Setup of build 18:
==> flow/design.v (excerpt) <==
module alu(
	output reg[16 - 1:0] 		data_out,
	output reg 						  		valid_out,
	output reg							  		cmd_out,
	input [16 - 1:0] 			data_in,
	input 							  			valid_in,
	input 							  			cmd_in,
	output reg 									 	amm_read,
	output reg[8 - 1:0] 		amm_address,
	input [8 - 1:0] 			amm_readdata,
	input 									 			amm_waitrequest,
	input[1:0] 							 			amm_response,
	input clk,
	input rst_n
	);
Size in the first run: roughly 640 flip-flops.
clock: 3.09 ns
lec_check: 0
cap_margin: 20
core_margin: 2
core_utilization: 66
cts_cluster_diameter: 306
gpl_timing_driven: 1
max_routing_layer: met4
setup_slack_margin: 0.62
slew_margin: 25
run.sh (not shown) runs the stock make flow with config.mk's settings and CLKGATE_MAP_FILE=.
Complete run, failing final checks: build 18, reason negative setup slack.
Input changes introduced in build 46 (baseline for comparison: build 18):
Settings: changing CORE_UTILIZATION from 66 to 40; removing SETUP_SLACK_MARGIN (formerly 0.62); removing GPL_TIMING_DRIVEN (formerly 1); removing CTS_CLUSTER_DIAMETER (formerly 306); setting GPL_ROUTABILITY_DRIVEN to 0 for the first time; changing SLEW_MARGIN from 25 to 20; changing the clock period (ns, I/O delays scaled along) from 3.09 to 5.0.
Results
Build 18 has higher number of cells upsized or downsized after cts than build 46.
In build 46, the utilization after layout came out 35 points below the value in build 18.
Looking only at overall track demand over capacity in global routing, and setting everything else aside, the lower value of build 18 and build 46 goes to build 46.
Build 18 → build 46: proportion of power drawn by flip-flops and latches up 0.7 points, multi-input combinational area share decreased by 0.65 points relative to the old numbers, switching power of the nets went down.
When build 46 is measured against build 18, its total power turns out 7.1 mW lower.
Build 46 closes out successfully: all stages finished, all timing, DRC and antenna checks passed.
Row static leakage: build 46 lower / build 18 higher
Number of placement rows for build 46: 21 up relative to build 18
Between build 18 and build 46, the fmax is lower for build 46.
Setup TNS is higher on build 46
Relative to build 46, the following input files were edited for build 67:
Settings: a deleted GPL_ROUTABILITY_DRIVEN that had been 0; a change of CORE_UTILIZATION from 40 to 66; a deleted MAX_ROUTING_LAYER that had been met4; a change of the clock period (ns, I/O delays scaled along) from 5.0 to 2.66.
Findings:
Going from build 46 to build 67, time the worst path needs with I/O delays and setup dropped 0.45 ns; area of all placed cells without fillers has increased.
The run with more setup slack is build 46; build 67 has less.
Compare build 67 and build 46 | global-route usage higher: build 67
Between build 46 and build 67, the mean cell area of the mapped netlist figures differ only marginally.
For the fraction of area in registers, build 67 came in 2.8 points lower than build 46 did.
Build 67 vs build 46 — data required time of the critical path dropped 2.31 ns.
When build 67 is measured against build 46, its total number of vias turns out 2138 higher.
The flow completed for build 67, but it is not clean: the layout still shows negative setup slack.
Going from build 46 to build 67, the part of the total power dissipated in the clock network was found to have gone down by 2.2 points.
Re fraction of power consumed by combinational cells: build 67 and build 46 aren't equal, and the higher value belongs to build 67.

---

== oak ==
Starting RTL as in the previous note.
==> flow/config.mk <==
export PLATFORM = sky130hd
export DESIGN_NAME = alu
export DESIGN_NICKNAME = alu
export VERILOG_FILES = /design/flow/design.v
export SDC_FILE = /design/flow/constraint.sdc
export NUM_CORES = 4
export LEC_CHECK = 0
export CAP_MARGIN = 20
export CORE_MARGIN = 9
export CORE_UTILIZATION = 28
export CTS_CLUSTER_DIAMETER = 306
export GPL_TIMING_DRIVEN = 1
export MAX_ROUTING_LAYER = met4
export SETUP_SLACK_MARGIN = 0.62
export SLEW_MARGIN = 25
==> flow/constraint.sdc <==
create_clock -name core_clock -period 4.99 [get_ports {clk}]
set_input_delay 0.9980 -clock core_clock [delete_from_list [all_inputs] [get_ports {clk}]]
set_output_delay 0.9980 -clock core_clock [all_outputs]
set_load 0.01 [all_outputs]
The following lists how pine was set up differently from oak:
- CORE_MARGIN: 9 -> 2
- CTS_CLUSTER_DIAMETER: 306 -> unset
- CORE_UTILIZATION: 28 -> 38
- SLEW_MARGIN: 25 -> 20
- SETUP_SLACK_MARGIN: 0.62 -> unset
- MAX_ROUTING_LAYER: met4 -> unset
- GPL_TIMING_DRIVEN: 1 -> unset
- the clock period (ns, I/O delays scaled along): 4.99 -> 6.21
Notes after the runs:
Looking at the reports, pine completed the entire flow and the layout it produced met the timing, design-rule and antenna checks.
Against oak, worst setup skew after layout in pine came out better.
Maximum frequency is higher on oak
Clock-buffer cell count grows slightly when moving from oak to pine.
Delta (pine minus oak): minimum clock period after layout shows an increase of 0.96 ns; detailed-routed wire length on met2 went down 1.7%.
Input changes introduced in birch (baseline for comparison: pine):
- changing CORE_UTILIZATION from 38 to 40
- changing the clock period (ns, I/O delays scaled along) from 6.21 to 4.78
Findings:
Core footprint on birch is ahead of pine.
Going from pine to birch, design area grew by a few percent.
Comparing pine and birch, the higher critical path required time was measured on pine.
> inputs changed (birch -> maple)
- setting CTS_CLUSTER_SIZE to 95 for the first time
- changing CORE_UTILIZATION from 40 to 67
- changing the clock period (ns, I/O delays scaled along) from 4.78 to 6.21
### Flow results
- birch: no failed stages, no open violations at the end
- The flow did not stop early for maple: all stages ran, and the layout cleared the timing, design-rule and antenna checks.
- maple gives more sequential share of cell area than birch did.
- NOTE vertical die size birch->maple decreased by more than 10%
- Run comparison: maple capturing instance or port of the critical path date[50][7]; birch capturing instance or port of the critical path rez[9]
- Lower floorplan row count among birch and maple: maple

---

job 1926:
Starting RTL as in the previous note.
Settings: LEC_CHECK=0, CAP_MARGIN=20, CORE_MARGIN=9, CORE_UTILIZATION=70, CTS_CLUSTER_DIAMETER=306, GPL_TIMING_DRIVEN=1, MAX_ROUTING_LAYER=met4, SETUP_SLACK_MARGIN=-0.32, SLEW_MARGIN=25; clock period 4.37 ns.
Although it ran to completion, job 1926 produced a layout that fails the final checks because of negative setup slack.
Input-level comparison between job 2117 and job 1926:
Settings: changing CORE_MARGIN from 9 to 2; changing CORE_UTILIZATION from 70 to 40; removing GPL_TIMING_DRIVEN (formerly 1); changing SLEW_MARGIN from 25 to 20; removing SETUP_SLACK_MARGIN (formerly -0.32); removing MAX_ROUTING_LAYER (formerly met4); removing CTS_CLUSTER_DIAMETER (formerly 306); changing the clock period (ns, I/O delays scaled along) from 4.37 to 3.89.
[summary]
- Completing all stages was not enough for job 1926: its layout failed the final checks because of negative setup slack.
- Job 2117 had finished all stages when the layout checks came back failing, citing negative setup slack.
- Relative to job 1926, the layout-stage area growth over the synthesis result of job 2117 is higher by 11 points.
- In the tables for job 1926 and job 2117, clock power reads higher with job 2117.
- From job 1926 to job 2117 the numbers moved as follows: met2 wire length shows a reduction of 0.64%; number of global-route vias before repair saw a decrease; number of nets in the layout went up by 138; wire length on met3 fell by 4.2 mm.
## Diff of input files: job 5105 against job 2117
Settings: CTS_CLUSTER_SIZE newly set to 37; CORE_UTILIZATION changed from 40 to 72; the clock period (ns, I/O delays scaled along) changed from 3.89 to 4.01.
Results
What the final checks of job 5105 revealed, after a flow that finished every stage, was a layout that fails on negative setup slack.
Compared with job 2117, job 5105 shows a higher post-CTS clock slew at the launch and capture registers of the worst setup and hold paths.
Looking at slowest stage cell on the critical path, the mux4_2 result is from job 2117; the dfxtp_4 one comes from job 5105.
met3 wire length on job 5105 is up relative to job 2117.
Looking at relative area change from synthesis to final layout, job 5105 sits 8.8 points below job 2117.
Note that the die area recorded for job 5105 amounts to 0.56 times the value seen in job 2117.
Job 5105: number of cells in the design after placement lower than job 2117
On switching power as a share of total power: job 5105 sits above job 2117.
Total routing usage reported by global routing came out higher on job 5105 than on job 2117.
Summary: final critical-path required period, job 5105 worse than job 2117
Reported for job 2117 and job 5105, footprint of the flip-flops and latches turned out identical to the last digit.
[job 5105 vs job 2117] count of filler cells inserted in the layout: lower in job 5105
Job 2117 tops out at a higher clock frequency than job 5105.
Edits applied to the flow inputs when going from job 5105 to job 3296:
Settings: putting SETUP_SLACK_MARGIN at 0.44 where nothing was set; swapping 72 for 40 in CORE_UTILIZATION; clearing CTS_CLUSTER_SIZE, which used to be 37; swapping 4.01 for 4.78 in the clock period (ns, I/O delays scaled along).
==> results <==
Job 3296: flow completed, timing, DRC and antenna clean. Diff job 5105 -> job 3296: part of the cycle the worst path needs decreased 17 points; sequential fraction of total cell area moved down; layout sequential cell count held; time the worst path needs with I/O delays and setup went up by 0.013 ns; power after layout down about 15%. The via count number comes out lower for job 3296 vs job 5105.
Modified inputs, job 8635 compared to job 3296
Settings: ABC_AREA newly set to 1; SETUP_SLACK_MARGIN removed (was 0.44); CORE_UTILIZATION changed from 40 to 69; the clock period (ns, I/O delays scaled along) changed from 4.78 to 2.74.
## What came out
- Re via count of the first global-routing pass: job 3296 and job 8635 aren't equal, and the higher value belongs to job 8635.
- In terms of CTS clock-pin slew for the worst setup and hold paths, job 3296 and job 8635 differ only marginally.
- In the final design statistics, job 8635 uses more standard cells in total than job 3296.
- Compared with job 3296, routed metal-1 wirelength in job 8635 decreased by a little under 10%.
- Job 8635 against job 3296: reg-to-reg setup timing slack now smaller, time the worst path needs with I/O delays and setup fell 0.85 ns, total power rose 83%, number of distinct library cells after synthesis moved down.
- Completing all stages was not enough for job 8635: its layout failed the final checks because of negative setup slack.
- Cell area delta for job 8635 relative to job 3296: 1500 sq um higher

---

The RTL this note starts from:
==> flow/design.v <==
module alu(
	output reg[16 - 1:0] 		data_out,
	output reg 						  		valid_out,
	output reg							  		cmd_out,
	input [16 - 1:0] 			data_in,
	input 							  			valid_in,
	input 							  			cmd_in,
	output reg 									 	amm_read,
	output reg[8 - 1:0] 		amm_address,
	input [8 - 1:0] 			amm_readdata,
	input 									 			amm_waitrequest,
	input[1:0] 							 			amm_response,
	input clk,
	input rst_n
	);
	localparam ST_READ_HEAD = 3'h0, ST_READ_PAYLOAD = 3'h1, ST_DECODE = 3'h2, ST_OP_CODE = 3'h3,
	           ST_ERROR = 3'h4, ST_SEND = 3'h5, ST_SEND2 = 3'h6;
	reg[7:0] date[63:0];
	reg      is_addr[63:0];
	reg[5:0] numar_val;
	reg[5:0] i;
	reg[3:0] operatie;
	reg[2:0] state;
	reg[11:0] rez;
	reg       err;
	wire[5:0] last = numar_val - 6'd1;
	wire[7:0] cur  = date[i];
	reg[11:0] rez_next;
	reg       op_err;
	always @(*) begin
		rez_next = rez;
		op_err   = 1'b0;
		case(operatie)
			4'd0: rez_next = rez + {4'h0, cur};
			4'd1: rez_next = (i == 6'd0) ? {4'h0, cur} : (rez & {4'h0, cur});
			4'd2: rez_next = rez | {4'h0, cur};
			4'd3: rez_next = rez ^ {4'h0, cur};
			4'd4: if(numar_val == 6'd1) rez_next = {4'h0, ~cur}; else op_err = 1'b1;
			4'd5: if(numar_val == 6'd1) rez_next = {4'h0, cur} + 12'd1; else op_err = 1'b1;
			4'd6: if(numar_val == 6'd1) rez_next = {4'h0, cur} - 12'd1; else op_err = 1'b1;
			4'd7: if(numar_val == 6'd1) rez_next = {4'h0, 8'd0 - cur}; else op_err = 1'b1;
			4'd8: if(numar_val == 6'd2) rez_next = {4'h0, date[0] >> date[1]}; else op_err = 1'b1;
			4'd9: if(numar_val == 6'd2) rez_next = {4'h0, date[0] << date[1]}; else op_err = 1'b1;
			default: op_err = 1'b1;
		endcase
	end
	always @(posedge clk) begin
		if(!rst_n) begin
			state     <= ST_READ_HEAD;
			valid_out <= 1'b0;
			cmd_out   <= 1'b0;
			data_out  <= 0;
			amm_read  <= 1'b0;
			amm_address <= 0;
			i         <= 0;
			numar_val <= 0;
			operatie  <= 0;
			rez       <= 0;
			err       <= 1'b0;
		end
		else begin
			case(state)
				ST_READ_HEAD: begin
					valid_out <= 1'b0;
					cmd_out   <= 1'b0;
					i         <= 0;
					err       <= 1'b0;
					if(valid_in && cmd_in) begin
						numar_val <= data_in[5:0];
						operatie  <= data_in[11:8];
						if(data_in[5:0] == 6'd0)
							state <= ST_ERROR;
						else
							state <= ST_READ_PAYLOAD;
					end
				end
				ST_READ_PAYLOAD: begin
					if(valid_in) begin
						date[i]    <= data_in[7:0];
						is_addr[i] <= data_in[8];
						i <= i + 6'd1;
						if(i == last) begin
							i     <= 0;
							state <= ST_DECODE;
						end
					end
				end
				ST_DECODE: begin  
					if(is_addr[i]) begin
						if(!amm_read) begin
							amm_read    <= 1'b1;
							amm_address <= cur;
						end
						else if(!amm_waitrequest) begin
							amm_read <= 1'b0;
							if(amm_response != 2'b00)
								state <= ST_ERROR;
							else begin
								date[i]    <= amm_readdata;
								is_addr[i] <= 1'b0;
								i <= i + 6'd1;
								if(i == last) begin
									i     <= 0;
									rez   <= 0;
									state <= ST_OP_CODE;
								end
							end
						end
					end
					else begin
						i <= i + 6'd1;
						if(i == last) begin
							i     <= 0;
							rez   <= 0;
							state <= ST_OP_CODE;
						end
					end
				end
				ST_OP_CODE: begin  
					rez <= rez_next;
					i   <= i + 6'd1;
					if(op_err)
						state <= ST_ERROR;
					else if(i == last)
						state <= ST_SEND;
				end
				ST_ERROR: begin
					rez   <= 12'hbad;
					err   <= 1'b1;
					state <= ST_SEND;
				end
				ST_SEND: begin
					data_out  <= {11'h0, err, operatie};
					valid_out <= 1'b1;
					cmd_out   <= 1'b1;
					state     <= ST_SEND2;
				end
				ST_SEND2: begin
					data_out <= {4'h0, rez};
					cmd_out  <= 1'b0;
					state    <= ST_READ_HEAD;
				end
				default: state <= ST_READ_HEAD;
			endcase
		end
	end
endmodule
Settings: LEC_CHECK=0, CAP_MARGIN=15, CORE_MARGIN=2, CORE_UTILIZATION=70, CTS_CLUSTER_DIAMETER=28, SETUP_SLACK_MARGIN=0.9, SLEW_MARGIN=20; clock period 3.42 ns.
The first run aborted during clock tree synthesis (4_1_cts) on DPL-0033.
Rerun with:
==> flow/config.mk (replaced) <==
export PLATFORM = sky130hd
export DESIGN_NAME = alu
export DESIGN_NICKNAME = alu
export VERILOG_FILES = /design/flow/design.v
export SDC_FILE = /design/flow/constraint.sdc
export NUM_CORES = 4
export LEC_CHECK = 0
export CAP_MARGIN = 20
export CORE_MARGIN = 2
export CORE_UTILIZATION = 72
export CTS_CLUSTER_DIAMETER = 399
export CTS_CLUSTER_SIZE = 100
export SLEW_MARGIN = 20
==> flow/constraint.sdc (replaced) <==
create_clock -name core_clock -period 3.08 [get_ports {clk}]
set_input_delay 0.6160 -clock core_clock [delete_from_list [all_inputs] [get_ports {clk}]]
set_output_delay 0.6160 -clock core_clock [all_outputs]
set_load 0.01 [all_outputs]
Effect: The changed run ended with an error in global routing (5_1_grt) (ODB-0269). Synthesized cell count does not change. Synthesized area stays the same. Die size came out lower by 2.7%.
Rerun with:
--- a/flow/config.mk
+++ b/flow/config.mk
@@ -8,6 +8,5 @@
 export CAP_MARGIN = 20
 export CORE_MARGIN = 2
-export CORE_UTILIZATION = 72
-export CTS_CLUSTER_DIAMETER = 399
-export CTS_CLUSTER_SIZE = 100
+export CORE_UTILIZATION = 66
+export SETUP_SLACK_MARGIN = 0.9
 export SLEW_MARGIN = 20
==> flow/constraint.sdc (replaced) <==
create_clock -name core_clock -period 3.42 [get_ports {clk}]
set_input_delay 0.6840 -clock core_clock [delete_from_list [all_inputs] [get_ports {clk}]]
set_output_delay 0.6840 -clock core_clock [all_outputs]
set_load 0.01 [all_outputs]
What happened: With this change the flow ran to the end with violations: negative setup slack. Synthesized cell count is unchanged. Synthesized area is unchanged. Die area is higher by a little under a tenth.

---

Starts from the design.v that is shown in full above.
Settings: LEC_CHECK=0, CAP_MARGIN=40, CORE_MARGIN=9, CORE_UTILIZATION=72, CTS_CLUSTER_DIAMETER=363, GPL_TIMING_DRIVEN=1, HOLD_SLACK_MARGIN=0.3, MAX_ROUTING_LAYER=met4, PLACE_DENSITY=0.64, SETUP_SLACK_MARGIN=-0.32, SLEW_MARGIN=25; clock period 4.17 ns.
The baseline completed, yet does not pass: negative setup slack.
Rerun with:
Settings changed: CAP_MARGIN 40 to 20, CORE_MARGIN 9 to 2, CORE_UTILIZATION 72 to 66, CTS_CLUSTER_DIAMETER 363 to 306, HOLD_SLACK_MARGIN 0.3 to default, PLACE_DENSITY 0.64 to default, SETUP_SLACK_MARGIN -0.32 to 0.62.
Clock period 4.17 ns to 3.14 ns, I/O delays scaled along.
After rerunning: The changed run finished but fails on negative setup slack. Critical path depth falls by 3. Sequential power went up by a quarter to a third. Wire length is lower by a little under a tenth. Fmax rose by roughly a tenth. Utilization goes down by 3.3 points. Setup slack got worse by 0.59 ns. Cell area went up by a few percent. Total power is higher by a quarter to a third. Area after synthesis does not change. Global-route usage fell by 1.2 points.
Rerun with:
Settings changed: ABC_AREA from default to 1, CORE_UTILIZATION 66 to 57, CTS_CLUSTER_DIAMETER 306 to default, GPL_TIMING_DRIVEN 1 to default, MAX_ROUTING_LAYER met4 to default, SETUP_SLACK_MARGIN 0.62 to default, SLEW_MARGIN 25 to 20.
Clock period 3.14 ns to 2.7 ns, I/O delays scaled along.
The new run ran to the end with violations: negative setup slack.
Worst setup slack gets better by 0.14 ns.
Core utilization fell by 11 points.
Count of clock-buffer cells in the layout rose by 7.
Die size rose by 18%.
Routed wire length shrinks by 6.7%.
No activity file was given, so power comes from the tool's default toggle rates.
